==> inputs of run a <==
==> flow/design.v <==
`timescale 1ns / 1ps
module complex_multiplier#(parameter INPUT_DATA_WIDTH = 16)
    (
        input  wire                                    i_clk,
        input  wire                                    i_rst,
        input  wire signed [INPUT_DATA_WIDTH-1:0]      i_real_h,
        input  wire signed [INPUT_DATA_WIDTH-1:0]      i_imag_h,
        input  wire signed [INPUT_DATA_WIDTH-1:0]      i_real_y,
        input  wire signed [INPUT_DATA_WIDTH-1:0]      i_imag_y,
        output reg  signed [INPUT_DATA_WIDTH*2:0]      o_real,
        output reg  signed [INPUT_DATA_WIDTH*2:0]      o_imag
    );
    reg signed [INPUT_DATA_WIDTH*2-1:0] ac;
    reg signed [INPUT_DATA_WIDTH*2-1:0] ad;
    reg signed [INPUT_DATA_WIDTH*2-1:0] cb;
    reg signed [INPUT_DATA_WIDTH*2-1:0] bd;
    always@(posedge i_clk) begin
        if(i_rst)begin
            o_real <= 0;
            o_imag <= 0;
            ac     <= 0;
            ad     <= 0;
            cb     <= 0;
            bd     <= 0;
        end         
        else begin
            ac <= i_real_h * i_real_y;
            ad <= i_real_h * i_imag_y;
            cb <= i_real_y * i_imag_h;
            bd <= i_imag_h * i_imag_y;
            o_real <= ac - bd;
            o_imag <= ad + cb;
        end
    end
endmodule
==> flow/run.sh <==
#!/bin/bash
# the make line also repeats each setting of config.mk as NAME=value (left out here)
make -C /OpenROAD-flow-scripts/flow DESIGN_CONFIG=/design/flow/config.mk WORK_HOME=/design/flow/orfs CLKGATE_MAP_FILE= finish
==> flow/config.mk <==
export PLATFORM = sky130hd
export DESIGN_NAME = complex_multiplier
export DESIGN_NICKNAME = complex_multiplier
export VERILOG_FILES = /design/flow/design.v
export SDC_FILE = /design/flow/constraint.sdc
export NUM_CORES = 4
export LEC_CHECK = 0
export ABC_AREA = 1
export CAP_MARGIN = 20
export CORE_MARGIN = 2
export CORE_UTILIZATION = 72
export CTS_CLUSTER_DIAMETER = 248
export CTS_CLUSTER_SIZE = 96
export HOLD_SLACK_MARGIN = 0.29
export PLACE_DENSITY = 0.42
export SETUP_SLACK_MARGIN = -0.22
export SLEW_MARGIN = 20
export TNS_END_PERCENT = 15
==> flow/constraint.sdc <==
create_clock -name core_clock -period 5.4 [get_ports {i_clk}]
set_input_delay 1.0800 -clock core_clock [delete_from_list [all_inputs] [get_ports {i_clk}]]
set_output_delay 1.0800 -clock core_clock [all_outputs]
set_load 0.01 [all_outputs]
==> run b: changes against run a <==
ABC_AREA = not set   (was 1)
CAP_MARGIN = 40   (was 20)
CTS_CLUSTER_DIAMETER = not set   (was 248)
CTS_CLUSTER_SIZE = not set   (was 96)
HOLD_SLACK_MARGIN = not set   (was 0.29)
MAX_ROUTING_LAYER = met4   (was not set)
PLACE_DENSITY = 0.7   (was 0.42)
SETUP_SLACK_MARGIN = not set   (was -0.22)
TNS_END_PERCENT = not set   (was 15)
==> flow/constraint.sdc (replaced) <==
create_clock -name core_clock -period 6.88 [get_ports {i_clk}]
set_input_delay 1.3760 -clock core_clock [delete_from_list [all_inputs] [get_ports {i_clk}]]
set_output_delay 1.3760 -clock core_clock [all_outputs]
set_load 0.01 [all_outputs]
==> run c: changes against run a <==
ABC_AREA = not set   (was 1)
CORE_UTILIZATION = 40   (was 72)
CTS_CLUSTER_DIAMETER = not set   (was 248)
CTS_CLUSTER_SIZE = not set   (was 96)
HOLD_SLACK_MARGIN = not set   (was 0.29)
MAX_ROUTING_LAYER = met4   (was not set)
PLACE_DENSITY = not set   (was 0.42)
PLACE_DENSITY_LB_ADDON = 0.12   (was not set)
SETUP_SLACK_MARGIN = not set   (was -0.22)
TNS_END_PERCENT = not set   (was 15)
==> flow/constraint.sdc (replaced) <==
create_clock -name core_clock -period 10.0 [get_ports {i_clk}]
set_input_delay 2.0000 -clock core_clock [delete_from_list [all_inputs] [get_ports {i_clk}]]
set_output_delay 2.0000 -clock core_clock [all_outputs]
set_load 0.01 [all_outputs]
==> GITHUB_STEP_SUMMARY <==
### Yosys + OpenROAD results

| Metric | Value |
|---|---|
| Post-CTS sizing | 0 |
| Cells in synth_stat.txt | 5189 |
| Area of the mapped netlist | 47160 um^2 |
| Met1 global-route usage | 31.99% |
| Post-synthesis simple-gate area fraction | 16.00% |
| Placed cell count | 6751 |
| Mux share | 0.1618% |
| Post-synthesis cell count | 5189 |
| Met3 GRT Util | 3.446% |
| Status | no timing/DRC/antenna violations |
| Final RePlAce weighted congestion | 0.8827 |
# the run above: run c

==> GITHUB_STEP_SUMMARY <==
### Yosys + OpenROAD results

| Metric | Value |
|---|---|
| Post-CTS sizing | 1048 |
| Area of the mapped netlist | 52350 um^2 |
| Num CTS Buffers | 17 |
| First Error | [ERROR GRT-0116] Global routing finished with congestion. Check the congestion regions in the DRC Viewer. |
| Yosys xor share | 0.1506% |
| Final RePlAce weighted congestion | 1.036 |
| Cell Type Count | 36 |
| Met1 global-route usage | 87.33% |
| Cells in synth_stat.txt | 7276 |
| Status | did not finish |
| Exit stage | 5_1_grt |
| Post-synthesis cell count | 7276 |
| Post-synthesis simple-gate area fraction | 21.69% |
| Placed cell count | 8817 |
| Mux share | 0% |
| Syn avg cell area | 7.195 um^2 |
| Register area share after synthesis | 7.419% |
# the run above: run a

==> GITHUB_STEP_SUMMARY <==
### Yosys + OpenROAD results

| Metric | Value |
|---|---|
| Register area share after synthesis | 8.235% |
| Combinational Gates | 3573 |
| Setup ws final | -248.7 ps |
| Post-synthesis simple-gate area fraction | 16.00% |
| SO Viols | negative setup slack |
| Setup Viol. Count Final | 31 |
| Met1 global-route usage | 57.35% |
| Post-CTS sizing | 345 |
| Crit path depth | 21 |
| Worst Path Class, Setup | input port to register |
| Final RePlAce weighted congestion | 0.9359 |
| Top cell category | combinational gates |
| # clk buffers | 17 |
| Setup Skew | 28.11 ps |
| Status | finished with violations |
| Slew headroom | 34.29% |
| Area of the mapped netlist | 47160 um^2 |
| Placed cell count | 6552 |
| Met3 GRT Util | 13.32% |
# the run above: run b


==> trial 67: inputs <==
RTL: the design.v shown in full above, as it stands there.
make LEC_CHECK=0 CAP_MARGIN=20 CORE_MARGIN=2 CORE_UTILIZATION=61 CTS_CLUSTER_DIAMETER=336 CTS_CLUSTER_SIZE=100 SLEW_MARGIN=20 finish   # period 10.0 ns
run.sh (not shown) runs the stock make flow with config.mk's settings and CLKGATE_MAP_FILE=.
==> trial 30: changes against trial 67 <==
CELL_PAD_IN_SITES_GLOBAL_PLACEMENT = 0   (was not set)
CORE_UTILIZATION = 68   (was 61)
CTS_CLUSTER_DIAMETER = not set   (was 336)
CTS_CLUSTER_SIZE = 54   (was 100)
SETUP_SLACK_MARGIN = -0.46   (was not set)
SLEW_MARGIN = 5   (was 20)
==> flow/constraint.sdc (replaced) <==
create_clock -name core_clock -period 5.92 [get_ports {i_clk}]
set_input_delay 1.1840 -clock core_clock [delete_from_list [all_inputs] [get_ports {i_clk}]]
set_output_delay 1.1840 -clock core_clock [all_outputs]
set_load 0.01 [all_outputs]
==> comparison table <==
metric                                                             trial 30           trial 67
Post-route insts no fill                                               6757               6284
Endpoint of the most critical setup path                  ad[30]$_SDFF_PP0_  cb[30]$_SDFF_PP0_
Result of the run                                  finished with violations     finished clean
Violated checks                                        negative setup slack                  -
Clk ins delay skew pair                                             0.53 ns            0.51 ns
Worst flop-to-flop path startpoint                         ad[0]$_SDFF_PP0_  bd[11]$_SDFF_PP0_
Data required time at the worst endpoint                            6.36 ns           10.38 ns
Number of diodes                                                          8                  2
Number of fill cells in the layout                                     3984               6533
Final setup vio count                                                    72                  0
Die Area                                                          71500 um2          79600 um2
Largest net degree at the start of global routing                        90                143
HPWL after detailed placement                                     103000 um           96400 um
Met3 routed WL                                                     13200 um            8540 um
Relative slew slack                                                   22.6%              26.5%

==> inputs of v4 <==
// complex_multiplier: RTL as listed in full above, without the edits since
make LEC_CHECK=0 ABC_AREA=1 CAP_MARGIN=5 CORE_MARGIN=2 CORE_UTILIZATION=72 CTS_CLUSTER_DIAMETER=270 CTS_CLUSTER_SIZE=42 HOLD_SLACK_MARGIN=0.28 MAX_ROUTING_LAYER=met4 SETUP_SLACK_MARGIN=0.76 SLEW_MARGIN=20 finish   # period 5.0 ns
==> v26 (differences from v4) <==
Settings changed: ABC_AREA 1 to default, CAP_MARGIN 5 to 40, CELL_PAD_IN_SITES_GLOBAL_PLACEMENT from default to 0, CTS_CLUSTER_DIAMETER 270 to default, CTS_CLUSTER_SIZE 42 to 54, MAX_ROUTING_LAYER met4 to default, SETUP_SLACK_MARGIN 0.76 to -0.46, SLEW_MARGIN 20 to 5.
==> flow/constraint.sdc (replaced) <==
create_clock -name core_clock -period 5.92 [get_ports {i_clk}]
set_input_delay 1.1840 -clock core_clock [delete_from_list [all_inputs] [get_ports {i_clk}]]
set_output_delay 1.1840 -clock core_clock [all_outputs]
set_load 0.01 [all_outputs]
==> notes <==
- v26 completed and failed the layout checks on setup timing. v4 did not get past clock tree synthesis (4_1_cts).
- Between v4 and v26, the lower die area is in v26 (gap 11%, measured against v26).
- Of v26 and v4, v4 has the higher area after synthesis (gap 9.9%, measured against v4).
- Against v4, the synthesized cell count of v26 is smaller by about 30%.

==> inputs of 10-09 <==
RTL: the design.v shown in full above, as it stands there.
clock: 6.67 ns
lec_check: 0
cap_margin: 20
core_margin: 2
core_utilization: 72
hold_slack_margin: -0.08
max_routing_layer: met4
slew_margin: 20
==> inputs of 03-28, as changes to 10-09 <==
CTS_CLUSTER_DIAMETER = 363   (was not set)
CTS_CLUSTER_SIZE = 97   (was not set)
HOLD_SLACK_MARGIN = not set   (was -0.08)
MAX_ROUTING_LAYER = not set   (was met4)
PLACE_DENSITY = 0.38   (was not set)
TNS_END_PERCENT = 10   (was not set)
==> flow/constraint.sdc (replaced) <==
create_clock -name core_clock -period 5.0 [get_ports {i_clk}]
set_input_delay 1.0000 -clock core_clock [delete_from_list [all_inputs] [get_ports {i_clk}]]
set_output_delay 1.0000 -clock core_clock [all_outputs]
set_load 0.01 [all_outputs]
==> results <==
In area after synthesis, 10-09 and 03-28 do not differ. 10-09 stopped in 5_1_grt on ODB-0269. 03-28 finished but failed the layout checks on setup timing. Synthesized cell count is the same in 10-09 and 03-28. Die size is the same in 10-09 and 03-28.
==> figures <==
quantity	10-09	03-28
Routability Congestion	0.950	0.954
Inst Count DP	6547	6597
Pre-CTS worst setup slack	-1230 ps	-2690 ps
Die outline area	67600 sq um	67600 sq um
Number of buffers added to fix hold violations after cts	0	0
Area of placed instances	54200 sq um	54600 sq um
Half-perimeter wire length after detailed placement	104 mm	103 mm
Total of cells resized after clock tree synthesis	625	616
Run status	did not finish	finished with violations
Failing step	5_1_grt	-
Layout check failures	-	setup timing
Number of buffers added for setup after CTS	181	156
EDFF count, synth	0	0
Dominant cell area share	0.446	0.446
Multiplexer fraction of the synthesized cell area	0.00162	0.00162
Cell area after technology mapping	47200 sq um	47200 sq um
Number of ports placed on the die boundary	132	132
Post-Synthesis Mean Instance Area	9.09 sq um	9.09 sq um
Row count	93	93
Chip Width	260 um	260 um

==> inputs of xenon <==
RTL: the design.v shown in full above, as it stands there.
clock: 8.57 ns
lec_check: 0
abc_area: 1
cap_margin: 20
cell_pad_in_sites_detail_placement: 0
cell_pad_in_sites_global_placement: 0
core_aspect_ratio: 1.03
core_margin: 8
core_utilization: 15
cts_cluster_size: 54
gpl_routability_driven: 0
gpl_timing_driven: 0
hold_slack_margin: 0.03
min_routing_layer: met2
place_density_lb_addon: 0.11
setup_slack_margin: 0.67
slew_margin: 10
==> zinc: changes against xenon <==
Settings changed: CELL_PAD_IN_SITES_DETAIL_PLACEMENT 0 to unset, CELL_PAD_IN_SITES_GLOBAL_PLACEMENT 0 to unset, CORE_ASPECT_RATIO 1.03 to unset, CORE_MARGIN 8 to 2, CORE_UTILIZATION 15 to 70, CTS_CLUSTER_DIAMETER set to 377, CTS_CLUSTER_SIZE 54 to 42, GPL_ROUTABILITY_DRIVEN 0 to unset, GPL_TIMING_DRIVEN 0 to unset, HOLD_SLACK_MARGIN 0.03 to 0.28, MIN_ROUTING_LAYER met2 to unset, PLACE_DENSITY_LB_ADDON 0.11 to unset, SETUP_SLACK_MARGIN 0.67 to unset, SLEW_MARGIN 10 to 20.
==> flow/constraint.sdc (replaced) <==
create_clock -name core_clock -period 5.13 [get_ports {i_clk}]
set_input_delay 1.0260 -clock core_clock [delete_from_list [all_inputs] [get_ports {i_clk}]]
set_output_delay 1.0260 -clock core_clock [all_outputs]
set_load 0.01 [all_outputs]
==> impl_results.rst <==
Flow metrics
------------

.. list-table::
   :header-rows: 1

   * - Metric
     - Value
   * - Outcome
     - no timing/DRC/antenna violations
   * - Number of buffers inserted by post-CTS setup repair
     - 0
   * - Final core occ
     - 0.177
   * - Max stage delay cell, worst path
     - sky130_fd_sc_hd__clkdlybuf4s50_1
   * - Fraction of standard cell area in multi-input logic
     - 0.646
   * - Highest metal used
     - met5
   * - Worst reg-to-reg path cell count
     - 13
   * - Met1 global-route usage
     - 0
   * - Chip Width
     - roughly 600 um
   * - Floorplan utilization
     - 0.150
   * - Number of vias in the routed layout
     - about 62000
   * - Count of multi-input combinational gates
     - roughly 4700
   * - GR Util met3
     - 0.304
   * - Worst-skew pair later-pin latency
     - approximately 0.58 ns
Source of the figures above: xenon

==> impl_results.rst <==
Flow metrics
------------

.. list-table::
   :header-rows: 1

   * - Metric
     - Value
   * - Outcome
     - did not finish
   * - Last stage reached
     - global routing (5_1_grt)
   * - First error
     - [ERROR GRT-0116] Global routing finished with congestion. Check the congestion regions in the DRC Viewer.
   * - Floorplan utilization
     - 0.706
   * - Chip Width
     - about 280 um
   * - Cell area after technology mapping
     - between 50000 and 60000 um2
   * - GR Util met3
     - 0.790
   * - Number of buffers inserted by post-CTS setup repair
     - 296
   * - Main area contributors
     - sky130_fd_sc_hd__fa_1, sky130_fd_sc_hd__inv_1, sky130_fd_sc_hd__nand2_1
Source of the figures above: zinc


==> umber: inputs <==
RTL: the design.v shown in full above, as it stands there.
Settings: LEC_CHECK=0, CAP_MARGIN=20, CORE_MARGIN=10, CORE_UTILIZATION=61, CTS_CLUSTER_DIAMETER=336, CTS_CLUSTER_SIZE=100, HOLD_SLACK_MARGIN=0.3, SLEW_MARGIN=20, TNS_END_PERCENT=5; clock period 10.0 ns.
==> inputs of fjord, as changes to umber <==
--- a/flow/config.mk
+++ b/flow/config.mk
@@ -8,8 +8,7 @@
 export CAP_MARGIN = 20
 export CORE_MARGIN = 10
-export CORE_UTILIZATION = 61
+export CORE_UTILIZATION = 53
 export CTS_CLUSTER_DIAMETER = 336
 export CTS_CLUSTER_SIZE = 100
-export HOLD_SLACK_MARGIN = 0.3
 export SLEW_MARGIN = 20
 export TNS_END_PERCENT = 5
==> results <==
quantity	umber	fjord
Count of antenna diodes in the layout	4	1
Number of filler cells placed in the layout	6565	8161
Upper clock frequency limit	113 MHz	113 MHz
Endpoint of the worst-slack reg-to-reg timing path	o_real[26]	o_real[30]
Routed wire length on met3	7.92 mm	8.14 mm
DRT Wirelength	123 mm	129 mm
Post-route clock period utilization	88.4%	88.2%
Last weighted congestion value of the routability-driven placer	0.933	0.948
Final critical path time including I/O delays and setup	8.84 ns	8.82 ns
Met1 usage in global routing	41.4%	35.5%
CP startpoint	i_real_y[5]	i_real_y[11]
Cell row count	101	109
Fraction of area in registers	7.68%	7.65%
Outcome	complete, no violations	complete, no violations
Worst setup slack after layout	1.16 ns	1.18 ns
Detailed-placement wirelength estimate	103 mm	108 mm
Crit path buffers/inverters	7	6
GR Util All Layers	28.8%	26.3%
Non-filler cells, final	6290	6422
Final core occ	66.2%	57.4%
Via count of the first global-routing pass	36000	36700
